## build 96
==> flow/design.v (excerpt) <==
module can_node (
    input  wire        clk,
    input  wire        rst,
    input  wire        tx_sig,
    output wire        tx_can_tx,
    output wire        tx_rst_n,
    output wire        tx_led,
    output wire [14:0] tx_crc_reg,
    output wire [3:0]  tx_dlc,
    output wire [10:0] tx_id,
    output wire [3:0]  tx_current_state,
    output wire [15:0] tx_bit_counter,
    output wire [63:0] tx_data,
    output wire        tx_send_frame,
    output wire        tx_sending_frame,
    output wire        tx_idle,
    input  wire        rx_can_rx_buf,
    output wire        rx_SOF_detected,
    output wire        rx_receiving_frame,
    output wire        rx_can_rx,
    output wire [10:0] rx_id_rx,
    output wire [3:0]  rx_dlc_rx,
    output wire [63:0] rx_crc_rx,
    output wire [63:0] rx_data_rx,
    output wire [3:0]  rx_current_state,
    output wire [31:0] rx_state_ascii,
    output wire        rx_red,
    output wire        rx_green,
    output wire        rx_blue,
    output wire        rx_debug_led,
    output wire [15:0] rx_bit_counter,
    output wire        rx_frame_valid
);
Size: roughly 330 I/O pins.
clock: 3.2 ns
lec_check: 0
cap_margin: 20
core_aspect_ratio: 0.5
core_margin: 2
core_utilization: 69
cts_cluster_diameter: 337
cts_cluster_size: 95
place_density: 0.36
setup_slack_margin: 0.61
slew_margin: 20
tns_end_percent: 10
run.sh (not shown) runs the stock make flow with config.mk's settings and CLKGATE_MAP_FILE=.
Build 96 never completed, since it errored out during 5_1_grt.
Changes in build 16 relative to build 96:
Settings: CORE_ASPECT_RATIO no longer set, was 0.5; PLACE_DENSITY no longer set, was 0.36; TNS_END_PERCENT now 5, was 10; CORE_UTILIZATION now 68, was 69; SETUP_SLACK_MARGIN no longer set, was 0.61; CTS_CLUSTER_DIAMETER no longer set, was 337; CTS_CLUSTER_SIZE now 33, was 95; the clock period (ns, I/O delays scaled along) now 4.14, was 3.2.
To summarise build 16: no stage aborted, but the layout did not pass its checks, failing on setup timing. Higher width of the die among build 96 and build 16: build 96. Build 96 -> build 16: synthesized cell count delta 0, exact match. In the flow results for build 96 and build 16, the pre-CTS setup slack is larger on build 16. NOTE: number of placed cells counting well taps in build 16 falls short of that of build 96. Compare build 96 and build 16 | final weighted congestion in routability-driven placement higher: build 96.
Modified inputs, build 79 compared to build 16
Settings: CTS_CLUSTER_SIZE now 22, was 33; ABC_AREA now 1, previously not set; CORE_UTILIZATION now 65, was 68; TNS_END_PERCENT no longer set, was 5; the clock period (ns, I/O delays scaled along) now 2.45, was 4.14.
Findings:
- Build 79 did not make it past 5_1_grt, where a tool error ended it.
- Cmp build 16 and build 79 / post-synthesis instance area / higher: build 79
- Min synthesized cell count across build 16 and build 79: build 16
- Relative to build 16, vertical extent of the die increased by about 7% in build 79.
- Reported for build 16 and build 79, post-cts hold-fix buffer tally turned out identical to the last digit.
For build 38, these inputs were changed with respect to build 79:
Settings: CTS_CLUSTER_DIAMETER: unset -> 321; ABC_AREA: 1 -> unset; PLACE_DENSITY: unset -> 0.65; CORE_UTILIZATION: 65 -> 70; CTS_CLUSTER_SIZE: 22 -> unset; TNS_END_PERCENT: unset -> 5; the clock period (ns, I/O delays scaled along): 2.45 -> 4.73.
Notes after the runs:
The remaining runs in build 38 and build 79 completed every stage, whereas build 79 halted early.
Status(build 79) = ERROR, stage = 5_1_grt
Going from build 79 to build 38, final weighted congestion in routability-driven placement went down about 10%; area of the synthesized netlist per yosys stat went down about 9%.
Compared with build 79, build 38 shows a lower chip width.
Cmp build 38 and build 79 / number of clock buffers inserted by TritonCTS / lower: build 38
Against build 79, build 38 comes in about 20% higher on mean post-synth cell area.
Between build 38 and build 79, it is build 38 whose synthesized-area fraction occupied by xor and xnor cells is higher, by 2.9 points.
Changes observed in build 38 relative to build 79: worst-case setup slack after placement increased 1.49 ns; die footprint lower; floorplan die height decreased by 7.6% relative to the old numbers; number of flip-flops and latches in the synthesized netlist ~0 delta.

========
can_node again, from the RTL that the note above started with.
make LEC_CHECK=0 ABC_AREA=1 CAP_MARGIN=20 CELL_PAD_IN_SITES_GLOBAL_PLACEMENT=2 CORE_MARGIN=3 CORE_UTILIZATION=42 MAX_ROUTING_LAYER=met4 SLEW_MARGIN=30 finish   # period 3.36 ns
The first run produced a layout that fails on setup timing.
Edit:
--- a/flow/config.mk
+++ b/flow/config.mk
@@ -10,5 +10,3 @@
-export CELL_PAD_IN_SITES_GLOBAL_PLACEMENT = 2
-export CORE_MARGIN = 3
-export CORE_UTILIZATION = 42
-export MAX_ROUTING_LAYER = met4
-export SLEW_MARGIN = 30
+export CORE_MARGIN = 2
+export CORE_UTILIZATION = 68
+export SLEW_MARGIN = 20
==> flow/constraint.sdc (replaced) <==
create_clock -name core_clock -period 11.0 [get_ports {clk}]
set_input_delay 2.2000 -clock core_clock [delete_from_list [all_inputs] [get_ports {clk}]]
set_output_delay 2.2000 -clock core_clock [all_outputs]
set_load 0.01 [all_outputs]
Result: The changed run finished clean. Critical path depth fell by 11. Die area fell by 39%. Register-to-register slack improves by 6.5 ns. Setup slack improves by 6.5 ns. Clock power fell by 74%. Sequential cell count stays the same. Wire length fell by 14%.
Edit:
--- a/flow/config.mk
+++ b/flow/config.mk
@@ -11 +11,4 @@
-export CORE_UTILIZATION = 68
+export CORE_UTILIZATION = 72
+export CTS_CLUSTER_DIAMETER = 44
+export CTS_CLUSTER_SIZE = 22
+export PLACE_DENSITY = 0.35
==> flow/constraint.sdc (replaced) <==
create_clock -name core_clock -period 2.45 [get_ports {clk}]
set_input_delay 0.4900 -clock core_clock [delete_from_list [all_inputs] [get_ports {clk}]]
set_output_delay 0.4900 -clock core_clock [all_outputs]
set_load 0.01 [all_outputs]
Effect: The changed run did not get past 3_5_place_dp. Die area is lower by 5.4%. Area after synthesis does not change. Synthesized cell count is unchanged.
Edit:
--- a/flow/config.mk
+++ b/flow/config.mk
@@ -8 +7,0 @@
-export ABC_AREA = 1
@@ -11,4 +10,4 @@
-export CORE_UTILIZATION = 72
-export CTS_CLUSTER_DIAMETER = 44
-export CTS_CLUSTER_SIZE = 22
-export PLACE_DENSITY = 0.35
+export CORE_UTILIZATION = 68
+export CTS_CLUSTER_DIAMETER = 258
+export CTS_CLUSTER_SIZE = 33
+export SETUP_SLACK_MARGIN = 1.15
@@ -15,0 +15 @@
+export TNS_END_PERCENT = 5
==> flow/constraint.sdc (replaced) <==
create_clock -name core_clock -period 4.14 [get_ports {clk}]
set_input_delay 0.8280 -clock core_clock [delete_from_list [all_inputs] [get_ports {clk}]]
set_output_delay 0.8280 -clock core_clock [all_outputs]
set_load 0.01 [all_outputs]
After rerunning:
- This time the run failed in 5_1_grt, error DPL-0033
- die size falls by 3.0%
- area after synthesis came out lower by 8.5%
- synthesized cell count goes down by 24%
Power and IR drop assume default switching activity.
